## run A
// mips_cpu
module mips_cpu (
  input         clk,
  input         rst,
  output [31:0] imem_addr,
  input  [31:0] imem_rdata,
  output [31:0] dmem_addr,
  output [31:0] dmem_wdata,
  output        dmem_we,
  output        dmem_re,
  input  [31:0] dmem_rdata,
  output        reg_we,
  output [4:0]  reg_waddr,
  output [31:0] reg_wdata
);
For scale: roughly 3300 cells after synthesis, about 290 flip-flops, ~29000 sq um of cells after synthesis.
clock: 5.91 ns
lec_check: 0
cap_margin: 20
core_margin: 2
core_utilization: 48
setup_slack_margin: 0.7
slew_margin: 20
run.sh (not shown) runs the stock make flow with config.mk's settings and CLKGATE_MAP_FILE=.
FAIL run A @ global routing (5_1_grt): tool exited with error
diff inputs: run A => run B
- CTS_CLUSTER_DIAMETER now 180, previously not set
- SLEW_MARGIN now 40, was 20
- CORE_MARGIN now 5, was 2
- SETUP_SLACK_MARGIN no longer set, was 0.7
- GPL_ROUTABILITY_DRIVEN now 0, previously not set
- CELL_PAD_IN_SITES_GLOBAL_PLACEMENT now 1, previously not set
- CELL_PAD_IN_SITES_DETAIL_PLACEMENT now 0, previously not set
- PLACE_DENSITY_LB_ADDON now 0.19, previously not set
- GPL_TIMING_DRIVEN now 0, previously not set
- CORE_UTILIZATION now 37, was 48
- the clock period (ns, I/O delays scaled along) now 12.7, was 5.91
Findings:
| run B | all stages done | FAIL | negative setup slack |
Share of async-settable or async-resettable flops after synthesis across run A and run B: no real change.
STATUS core footprint: run B loses against run A
On proportion of synthesized chip area in sequential cells, run A and run B are neck and neck.
Run B vs. run A: placed instance area now smaller, standard-cell row count went up.
[inputs] run C vs run B
- a change of CORE_MARGIN from 5 to 2
- an added HOLD_SLACK_MARGIN of 0.29
- an added TNS_END_PERCENT of 5
- a deleted PLACE_DENSITY_LB_ADDON that had been 0.19
- a change of SLEW_MARGIN from 40 to 20
- a deleted GPL_ROUTABILITY_DRIVEN that had been 0
- a deleted GPL_TIMING_DRIVEN that had been 0
- an added PLACE_DENSITY of 0.6
- a deleted CTS_CLUSTER_DIAMETER that had been 180
- a deleted CELL_PAD_IN_SITES_GLOBAL_PLACEMENT that had been 1
- a change of CORE_UTILIZATION from 37 to 54
- a deleted CELL_PAD_IN_SITES_DETAIL_PLACEMENT that had been 0
- a change of the clock period (ns, I/O delays scaled along) from 12.7 to 5.81
## What came out
Sort run B and run C by die width desc -> top: run B. Comparing run C against run B, there is no change at all in count of library flops with an enable pin. Run C: it failed during global routing (5_1_grt), and the tool reported GRT-0116. In the reports for run B and run C, the larger number of resized instances in the post-cts repair step belongs to run C. Relative to run B, the overall chip area of run C is lower by 34%. The mean cell area of the mapped netlist on run C is in line with that on run B. Reported for run B and run C, area after synthesis turned out identical to the last digit. Run C gives less number of buffers inserted during clock tree synthesis than run B did.
Here is what was changed in the inputs of run D compared with run C.
- CTS_CLUSTER_DIAMETER: unset -> 381
- PLACE_DENSITY: 0.6 -> unset
- TNS_END_PERCENT: 5 -> unset
- HOLD_SLACK_MARGIN: 0.29 -> unset
- CORE_UTILIZATION: 54 -> 71
- SETUP_SLACK_MARGIN: unset -> -0.64
- CTS_CLUSTER_SIZE: unset -> 22
- the clock period (ns, I/O delays scaled along): 5.81 -> 8.24
Findings:
As the logs show, run D stopped at global routing (5_1_grt) after a tool error, so it never reached the end of the flow. | number of post-CTS setup repair buffers | run D vs run C | 81 lower |. Re post-cts resize count: run D is 536 down on run C. Instance count after placement with tap cells included (run D / run C): 0.887. Re weighted congestion reported at the end of routability-driven placement: run C and run D aren't equal, and the higher value belongs to run D. Going from run C to run D, die outline area down about 24%, share of the core filled by cells before placement up 17 points. Between run D and run C, it is run D whose HPWL after detailed placement is lower, by 10%. Cmp run D vs run C: worst setup timing slack at the placement stage higher in run D. Re chip area from the yosys synthesis statistics: no difference whatsoever between run C and run D.

* * *

Starting RTL as in the previous note.
make LEC_CHECK=0 CAP_MARGIN=20 CELL_PAD_IN_SITES_DETAIL_PLACEMENT=0 CELL_PAD_IN_SITES_GLOBAL_PLACEMENT=1 CORE_MARGIN=2 CORE_UTILIZATION=46 GPL_ROUTABILITY_DRIVEN=1 SLEW_MARGIN=20 finish   # period 5.81 ns
The first run reached the layout checks and failed them: setup timing.
Next try:
CAP_MARGIN = 25   (was 20)
CELL_PAD_IN_SITES_DETAIL_PLACEMENT = default   (was 0)
CELL_PAD_IN_SITES_GLOBAL_PLACEMENT = default   (was 1)
CORE_ASPECT_RATIO = 0.91   (was default)
CORE_UTILIZATION = 40   (was 46)
GPL_ROUTABILITY_DRIVEN = default   (was 1)
GPL_TIMING_DRIVEN = 0   (was default)
clock period = 10.5 ns   (was 5.81 ns; I/O delays follow)
=> The changed run finished but failed the layout checks on setup timing. Final area went down by a quarter to a third. Worst hold slack degrades by 0.046 ns. Synthesized area stays the same. Setup slack gains 0.68 ns. Utilization is lower by 24 points. Total power falls by well over a third.
Next try:
CAP_MARGIN = 20   (was 25)
CELL_PAD_IN_SITES_DETAIL_PLACEMENT = 0   (was default)
CELL_PAD_IN_SITES_GLOBAL_PLACEMENT = 1   (was default)
CORE_ASPECT_RATIO = default   (was 0.91)
CORE_UTILIZATION = 53   (was 40)
GPL_ROUTABILITY_DRIVEN = 1   (was default)
GPL_TIMING_DRIVEN = default   (was 0)
PLACE_DENSITY_LB_ADDON = 0.19   (was default)
SETUP_SLACK_MARGIN = 2.85   (was default)
clock period = 12.7 ns   (was 10.5 ns; I/O delays follow)
With this change the flow ran to the end with no violations. Global-route usage goes up by 6.2 points. Non-clock buffer count goes down by 11. Worst hold slack improves by 0.088 ns.
No activity file was given, so power comes from the tool's default toggle rates.
